Design scr_search, start of the top module:
module scr_search(clk,rst,start,R_fixed,angle1,adder,error,X,Y,done
    );
For scale: about 1800 cells after synthesis, about 42 flip-flops, about 49 I/O pins, about 12000 µm² of cells after synthesis.
Settings: LEC_CHECK=0, CAP_MARGIN=20, CORE_MARGIN=2, CORE_UTILIZATION=43, PLACE_DENSITY_LB_ADDON=0.01, SETUP_SLACK_MARGIN=3.5, SLEW_MARGIN=20; clock period 12.0 ns.
run.sh (not shown) runs the stock make flow with config.mk's settings and CLKGATE_MAP_FILE=.
The first run stopped in 5_1_grt with GRT-0232.
Next try:
CORE_UTILIZATION = 50   (was 43)
PLACE_DENSITY_LB_ADDON = default   (was 0.01)
SETUP_SLACK_MARGIN = 3.05   (was 3.5)
Result:
- The new run stopped in 5_1_grt (GRT-0232)
- die size falls by 14%
- synthesized area does not change
- synthesized cell count does not change
Next try:
ABC_AREA = 1   (was default)
CELL_PAD_IN_SITES_GLOBAL_PLACEMENT = 1   (was default)
CORE_UTILIZATION = 18   (was 50)
CTS_CLUSTER_DIAMETER = 282   (was default)
CTS_CLUSTER_SIZE = 98   (was default)
PLACE_DENSITY_LB_ADDON = 0.3   (was default)
SETUP_SLACK_MARGIN = default   (was 3.05)
TNS_END_PERCENT = 10   (was default)
Effect:
- With this change the flow completed with no timing, DRC or antenna violations
- synthesized cell count grows by 21%
- die area went up to 2.6 times its value
- synthesized area fell by 3.8%

* * *

Setup of red:
Starting RTL as in the previous note.
Settings: LEC_CHECK=0, ABC_AREA=0, CAP_MARGIN=40, CORE_MARGIN=2, CORE_UTILIZATION=46, CTS_CLUSTER_SIZE=19, GPL_ROUTABILITY_DRIVEN=1, GPL_TIMING_DRIVEN=0, MIN_ROUTING_LAYER=met2, SLEW_MARGIN=20, TNS_END_PERCENT=60; clock period 13.0 ns.
red | ERROR | global routing
diff inputs: red => blue
==> flow/config.mk <==
export PLATFORM = sky130hd
export DESIGN_NAME = scr_search
export DESIGN_NICKNAME = scr_search
export VERILOG_FILES = /design/flow/design.v
export SDC_FILE = /design/flow/constraint.sdc
export NUM_CORES = 4
export LEC_CHECK = 0
export CAP_MARGIN = 20
export CORE_MARGIN = 2
export CORE_UTILIZATION = 57
export SETUP_SLACK_MARGIN = -0.58
export SLEW_MARGIN = 20
==> flow/constraint.sdc <==
create_clock -name core_clock -period 9.21 [get_ports {clk}]
set_input_delay 1.8420 -clock core_clock [delete_from_list [all_inputs] [get_ports {clk}]]
set_output_delay 1.8420 -clock core_clock [all_outputs]
set_load 0.01 [all_outputs]
## What came out
blue: aborted in global routing (tool error). For red, the flow was terminated by a tool error in global routing and produced no final design. When the final numbers for blue and red were put side by side, the chip height turned out to be smaller in blue. Re maximum buffer depth of the clock tree: no difference whatsoever between blue and red. blue ended up with a higher count of input and output buffers than red did. red → blue: routability-driven placement congestion ratio dropped about 6%, die size shrank by about 19%.

* * *

Setup of job 101:
Starting RTL as in the previous note.
## scr_search
module scr_search(clk,rst,start,R_fixed,angle1,adder,error,X,Y,done
    );
make LEC_CHECK=0 CAP_MARGIN=20 CELL_PAD_IN_SITES_DETAIL_PLACEMENT=0 CELL_PAD_IN_SITES_GLOBAL_PLACEMENT=0 CORE_ASPECT_RATIO=0.72 CORE_MARGIN=2 CORE_UTILIZATION=72 CTS_CLUSTER_DIAMETER=43 CTS_CLUSTER_SIZE=37 GPL_ROUTABILITY_DRIVEN=1 GPL_TIMING_DRIVEN=0 MAX_ROUTING_LAYER=met4 PLACE_DENSITY_LB_ADDON=0.04 SETUP_SLACK_MARGIN=1.11 SLEW_MARGIN=0 finish   # period 9.86 ns
FAIL job 101 @ global routing: tool exited with error
#### Input delta (job 102 over job 101)
- a change of SLEW_MARGIN from 0 to 20
- a deleted MAX_ROUTING_LAYER that had been met4
- a change of CTS_CLUSTER_SIZE from 37 to 98
- a deleted CORE_ASPECT_RATIO that had been 0.72
- a deleted PLACE_DENSITY_LB_ADDON that had been 0.04
- a deleted CELL_PAD_IN_SITES_DETAIL_PLACEMENT that had been 0
- a deleted CELL_PAD_IN_SITES_GLOBAL_PLACEMENT that had been 0
- a deleted GPL_TIMING_DRIVEN that had been 0
- a deleted SETUP_SLACK_MARGIN that had been 1.11
- a deleted CTS_CLUSTER_DIAMETER that had been 43
- a deleted GPL_ROUTABILITY_DRIVEN that had been 1
- an added ABC_AREA of 1
- an added PLACE_DENSITY of 0.37
- a change of the clock period (ns, I/O delays scaled along) from 9.86 to 2.63
==> results <==
detailed placement: job 102 exited with error. Looking at register area share after synthesis, job 102 sits 0.41 points above job 101. Job 102: distinct cell type count of the synthesized netlist 45 below job 101. Cmp job 102 and job 101 / mean instance size in the synthesized netlist / lower: job 102. Looking at number of cells produced by synthesis across job 102 and job 101, the one that comes out higher is job 102. Last weighted congestion value of the routability-driven placer ended up 0.14 lower on job 102 than on job 101.
Here is what was changed in the inputs of job 103 compared with job 102.
- CORE_UTILIZATION changed from 72 to 58
- ABC_AREA removed (was 1)
- PLACE_DENSITY removed (was 0.37)
- CTS_CLUSTER_SIZE removed (was 98)
- the clock period (ns, I/O delays scaled along) changed from 2.63 to 8.11
### Flow results
Job 103 did not make it past global routing, where a tool error ended it. Higher mux contribution to synthesized area goes to job 103 over job 102. The higher area of the die of job 102 and job 103 is in job 103. Summary of job 103 over job 102: basic-gate share of the synthesized area counting and, or, nand and nor cells down 26 points; area fraction in compound gates after synthesis up 28 points; flip-flop and latch count after synthesis flat. The higher count of cell types in the netlist of job 102 and job 103 is in job 103. Job 103: standard-cell row count about 13% above job 102. | horizontal die size | job 103 vs job 102 | about 13% higher |. Lower netlist area before placement among job 102 and job 103: job 102. Compared with job 102, area of the synthesized netlist per yosys stat in job 103 increased by a few percent. Looking at share of synthesized area occupied by flip-flops and latches, job 103 sits 0.41 points lower than job 102 does.
--- input diff job 103..job 104 ---
- setting PLACE_DENSITY to 0.45 for the first time
- changing CORE_UTILIZATION from 58 to 25
- changing the clock period (ns, I/O delays scaled along) from 8.11 to 15.6
[summary]
- Having completed the whole flow, job 104 delivered a layout that passed the timing, DRC and antenna checks.
- In the metrics for job 103 and job 104, the one carrying the higher weighted congestion at the end of routability-driven global placement is job 103.
- Job 104: number of core rows 28 above job 103
- Going from job 103 to job 104, core outline area grows by 130%.
- Job 104 has total setup buffers inserted after CTS below what job 103 had.
Setup changes, job 104 to job 105
- a change of CORE_UTILIZATION from 25 to 22
- a change of the clock period (ns, I/O delays scaled along) from 15.6 to 12.1
Results
- Job 105 vs job 104, critical path capture point: temp_tan[12]$_SDFFCE_PN1P_ vs Y[0]$_SDFFCE_PN0P_
- Job 105 vs job 104 — number of non-clock buffers in the layout climbed by more than 10%
- For the total power draw, job 105 came in 0.00043 W higher than job 104 did.
- Job 105: combinational fraction of the cell area 1.3 points below job 104
- On worst path buffer plus inverter count, the higher figure sits with job 104, not job 105.
- Job 105 has less setup slack than job 104.

* * *

job 4075:
scr_search again, from the RTL that the note above started with.
## scr_search
module scr_search(clk,rst,start,R_fixed,angle1,adder,error,X,Y,done
    );
wire [13:0] R_LUT[255:0];
wire [13:0] tan_LUT[255:0];
wire [3:0] adder_LUT[255:0];
wire [13:0] sind_LUT[19:0];
assign sind_LUT[0]=14'b00000001001001;
assign sind_LUT[1]=14'b00000001010000;
assign sind_LUT[2]=14'b00000001011000;
assign sind_LUT[3]=14'b00000001011111;
assign sind_LUT[4]=14'b00000001100110;
assign sind_LUT[5]=14'b00000001101110;
assign sind_LUT[6]=14'b00000001110101;
assign sind_LUT[7]=14'b00000001111100;
assign sind_LUT[8]=14'b00000010000100;
assign sind_LUT[9]=14'b00000010001011;
assign sind_LUT[10]=14'b00000010010010;
assign sind_LUT[11]=14'b00000010011010;
assign sind_LUT[12]=14'b00000010100001;
assign sind_LUT[13]=14'b00000010101000;
assign sind_LUT[14]=14'b00000010110000;
assign sind_LUT[15]=14'b00000010110111;
assign sind_LUT[16]=14'b00000010111110;
assign sind_LUT[17]=14'b00000011000110;
assign sind_LUT[18]=14'b00000011001101;
assign sind_LUT[19]=14'b00000011010100;
assign R_LUT[0]=14'b000000000000000;
assign R_LUT[1]=14'b000000010000000;
assign R_LUT[2]=14'b000000100000000;
assign R_LUT[3]=14'b000000110000000;
assign R_LUT[4]=14'b000001000000000;
assign R_LUT[5]=14'b000001010000000;
assign R_LUT[6]=14'b000001100000000;
assign R_LUT[7]=14'b000001110000000;
assign R_LUT[8]=14'b000010000000000;
assign R_LUT[9]=14'b000010010000000;
assign R_LUT[10]=14'b00010100000000;
assign R_LUT[11]=14'b00010110000000;
assign R_LUT[12]=14'b00011000000000;
assign R_LUT[13]=14'b00011010000000;
assign R_LUT[14]=14'b00011100000000;
assign R_LUT[15]=14'b00011110000000;
assign R_LUT[16]=14'b00000010000000;
assign R_LUT[17]=14'b00000010110101;
assign R_LUT[18]=14'b00000100011110;
assign R_LUT[19]=14'b00000110010100;
assign R_LUT[20]=14'b00001000001111;
assign R_LUT[21]=14'b00001010001100;
assign R_LUT[22]=14'b00001100001010;
assign R_LUT[23]=14'b00001110001001;
assign R_LUT[24]=14'b00010000000111;
assign R_LUT[25]=14'b00010010000111;
assign R_LUT[26]=14'b00010100000110;
assign R_LUT[27]=14'b00010110000101;
assign R_LUT[28]=14'b00011000000101;
assign R_LUT[29]=14'b00011010000100;
  ...
export LEC_CHECK = 0
export CAP_MARGIN = 20
export CORE_MARGIN = 2
export CORE_UTILIZATION = 60
export CTS_CLUSTER_DIAMETER = 398
export CTS_CLUSTER_SIZE = 98
export PLACE_DENSITY = 0.45
export SLEW_MARGIN = 20
create_clock -name core_clock -period 6.41 [get_ports {clk}]
The flow ended early for job 4075: it failed with a tool error in global routing.
Edits applied to the flow inputs when going from job 4075 to job 5888:
--- a/flow/config.mk
+++ b/flow/config.mk
@@ -6,9 +6,8 @@
 export NUM_CORES = 4
 export LEC_CHECK = 0
+export ABC_AREA = 1
 export CAP_MARGIN = 20
 export CORE_MARGIN = 2
-export CORE_UTILIZATION = 60
-export CTS_CLUSTER_DIAMETER = 398
-export CTS_CLUSTER_SIZE = 98
+export CORE_UTILIZATION = 44
 export PLACE_DENSITY = 0.45
 export SLEW_MARGIN = 20
==> flow/constraint.sdc <==
create_clock -name core_clock -period 8.24 [get_ports {clk}]
set_input_delay 1.6480 -clock core_clock [delete_from_list [all_inputs] [get_ports {clk}]]
set_output_delay 1.6480 -clock core_clock [all_outputs]
set_load 0.01 [all_outputs]
## What came out
Of job 4075 and job 5888, only job 4075 never reached the final stage.
Job 4075 did not run to completion, as it errored out during global routing.
Compound-gate portion of the synthesized area down 28 points in job 5888 wrt job 4075
When the final numbers for job 4075 and job 5888 were put side by side, the combined area of all synthesized cells turned out to be greater in job 4075.
Simple logic cell fraction of the synthesized area ended up 26 points higher on job 5888 than on job 4075.
Diff job 4075 -> job 5888: mux cell area share after synthesis dropped 1.9 points; area of the synthesized netlist per yosys stat now sits lower; number of buffers inserted by post-CTS setup repair moved down.
In the flow results for job 4075 and job 5888, the die area is larger on job 5888.
From job 4075 to job 5888 the numbers moved as follows: synthesized cell count increased by 374 relative to the old numbers; final weighted congestion in routability-driven placement decreased by 15% relative to the old numbers.
Floorplan core area (job 5888 over job 4075): increase, 33%
Relative to job 5888, the following input files were edited for job 846:
--- a/flow/config.mk
+++ b/flow/config.mk
@@ -6,8 +6,6 @@
 export NUM_CORES = 4
 export LEC_CHECK = 0
-export ABC_AREA = 1
 export CAP_MARGIN = 20
 export CORE_MARGIN = 2
-export CORE_UTILIZATION = 44
-export PLACE_DENSITY = 0.45
+export CORE_UTILIZATION = 58
 export SLEW_MARGIN = 20
==> flow/constraint.sdc <==
create_clock -name core_clock -period 8.15 [get_ports {clk}]
set_input_delay 1.6300 -clock core_clock [delete_from_list [all_inputs] [get_ports {clk}]]
set_output_delay 1.6300 -clock core_clock [all_outputs]
set_load 0.01 [all_outputs]
### Flow results
Job 5888 closes out successfully: all stages finished, all timing, DRC and antenna checks passed.
The log for job 846 ends in global routing with error GRT-0116, so the run never completed.
Against job 5888, job 846 reports a post-synthesis mux area share that is higher.
Core region area of job 846 falls short of that of job 5888 by more than 10%.
Die boundary height shrinks by more than 10% when moving from job 5888 to job 846.
Diff job 5888 -> job 846: mapped cell area now sits higher, floorplan die area fell 21%, minimum setup slack after placement decreased by 0.48 ns relative to the old numbers, cell count listed in synth_stat.txt now sits lower.
Job 846 ends up with higher number of distinct library cell variants in the gate-level netlist after synthesis than job 5888 does.
Job 846 against job 5888; synthesized cell count is down by more than 10%.
On chip area in the Yosys report: between job 846 and job 5888, it ends up lower for job 5888.
Setup changes, job 846 to job 1908
--- a/flow/config.mk
+++ b/flow/config.mk
@@ -8,4 +8,5 @@
 export CAP_MARGIN = 20
 export CORE_MARGIN = 2
-export CORE_UTILIZATION = 58
+export CORE_UTILIZATION = 45
+export SETUP_SLACK_MARGIN = 1.78
 export SLEW_MARGIN = 20
==> flow/constraint.sdc <==
create_clock -name core_clock -period 6.3 [get_ports {clk}]
set_input_delay 1.2600 -clock core_clock [delete_from_list [all_inputs] [get_ports {clk}]]
set_output_delay 1.2600 -clock core_clock [all_outputs]
set_load 0.01 [all_outputs]
Notes after the runs:
Job 1908 never completed; the flow aborted with a tool error in global routing.
Job 1908 vs. job 846: routability congestion estimate shows a reduction of about 14%, buffer depth of the longest clock path shows no meaningful change, buffers inserted during post-CTS setup optimization shows a reduction of about 14%, total placed instance area shows an increase of 13%.
Compare job 846 and job 1908 | pre-CTS worst setup slack higher: job 846
Delta (job 1908 minus job 846): core outline area went up 5800 µm², area of the die went up 28%.

* * *

## try-juniper
scr_search again, from the RTL that the note above started with.
Settings: LEC_CHECK=0, CAP_MARGIN=20, CELL_PAD_IN_SITES_DETAIL_PLACEMENT=0, CELL_PAD_IN_SITES_GLOBAL_PLACEMENT=0, CORE_ASPECT_RATIO=0.72, CORE_MARGIN=2, CORE_UTILIZATION=70, CTS_CLUSTER_DIAMETER=43, CTS_CLUSTER_SIZE=37, GPL_ROUTABILITY_DRIVEN=1, GPL_TIMING_DRIVEN=0, MAX_ROUTING_LAYER=met4, PLACE_DENSITY_LB_ADDON=0.04, SETUP_SLACK_MARGIN=-0.69, SLEW_MARGIN=0; clock period 6.73 ns.
The log for try-juniper ends in global routing with error GRT-0116, so the run never completed.
--- input diff try-juniper..try-lagoon ---
Settings: removing PLACE_DENSITY_LB_ADDON (formerly 0.04); removing CTS_CLUSTER_DIAMETER (formerly 43); removing CTS_CLUSTER_SIZE (formerly 37); removing CORE_ASPECT_RATIO (formerly 0.72); removing MAX_ROUTING_LAYER (formerly met4); setting PLACE_DENSITY to 0.45 for the first time; removing GPL_TIMING_DRIVEN (formerly 0); changing SLEW_MARGIN from 0 to 20; removing CELL_PAD_IN_SITES_DETAIL_PLACEMENT (formerly 0); removing GPL_ROUTABILITY_DRIVEN (formerly 1); changing CORE_UTILIZATION from 70 to 44; removing CELL_PAD_IN_SITES_GLOBAL_PLACEMENT (formerly 0); removing SETUP_SLACK_MARGIN (formerly -0.69); changing the clock period (ns, I/O delays scaled along) from 6.73 to 6.41.
try-lagoon never completed; the flow aborted with a tool error in global routing. | cell resize tally after clock tree synthesis | higher: try-juniper |. Going from try-juniper to try-lagoon, cell row count grows by 20. From try-lagoon to try-juniper, number of cell instances after yosys synthesis did not move at all. try-lagoon vs try-juniper: initial cell density of the core down in try-lagoon. Comparing try-juniper against try-lagoon, there is no change at all in synthesized instance count. Going from try-juniper to try-lagoon, height of the die grows by 47%. try-lagoon vs. try-juniper: count of buffers added by post-CTS timing repair for setup went down by 53. From try-juniper to try-lagoon, area fraction in full adders, half adders and majority gates did not move at all. try-lagoon -> try-juniper: post-synth net total delta 0, exact match.
The following lists how try-delta was set up differently from try-lagoon:
Settings: ABC_AREA: unset -> 1; CORE_UTILIZATION: 44 -> 64; the clock period (ns, I/O delays scaled along): 6.41 -> 2.63.
--- outcome ---
try-lagoon and try-delta: no clean run
try-delta: it failed during detailed placement, and the tool reported DPL-0038.
Die area | try-delta < try-lagoon
Compared with try-lagoon, in try-delta synthesized cell count went up by 21%; initial standard-cell utilization of the core saw an increase; summed standard-cell area reported by yosys dropped 3.8%; mean instance size in the synthesized netlist decreased by 20% relative to the old numbers.
Taking try-lagoon as the reference, in try-delta die extent in y went down, simple-gate portion of the synthesized area up 26 points, post-synthesis cell area now smaller.
try-delta vs try-lagoon on mux share of post-synthesis cell area: try-delta is the lower one.
The inputs of try-harbor differ from those of try-delta as listed below.
Settings: ABC_AREA no longer set, was 1; CORE_UTILIZATION now 25, was 64; SETUP_SLACK_MARGIN now 0.53, previously not set; the clock period (ns, I/O delays scaled along) now 11.3, was 2.63.
### Flow results
try-harbor has completed all stages; timing, DRC and antenna checks passed.
try-harbor ends up with higher die outline height than try-delta does.
Re share of synthesized cell area in and, or, nand and nor gates: try-delta was higher than try-harbor.
Going from try-delta to try-harbor, post-synthesis sequential area ratio shrinks by 0.41 points.
Taking try-delta over try-harbor, the mean instance size in the synthesized netlist ratio works out to 0.80.
On try-harbor: adder and majority gate portion of the synthesized area is 0.31 points lower than what try-delta gave.
In try-harbor, cell area after synthesis is higher than in try-delta.
try-harbor -> try-delta: boundary pin count flat
Total core area (try-delta / try-harbor): 0.37
On try-harbor: cell count in the Yosys report is 17% lower than what try-delta gave.
Biggest combinational cell group after synthesis: simple AND/OR/NAND/NOR gates -> try-delta, AND-OR/OR-AND gates -> try-harbor
The tally of unique sky130hd cells used after synthesis of try-harbor is higher than that of try-delta.
Power figures rest on the tool's default switching activity, not on a simulated workload.
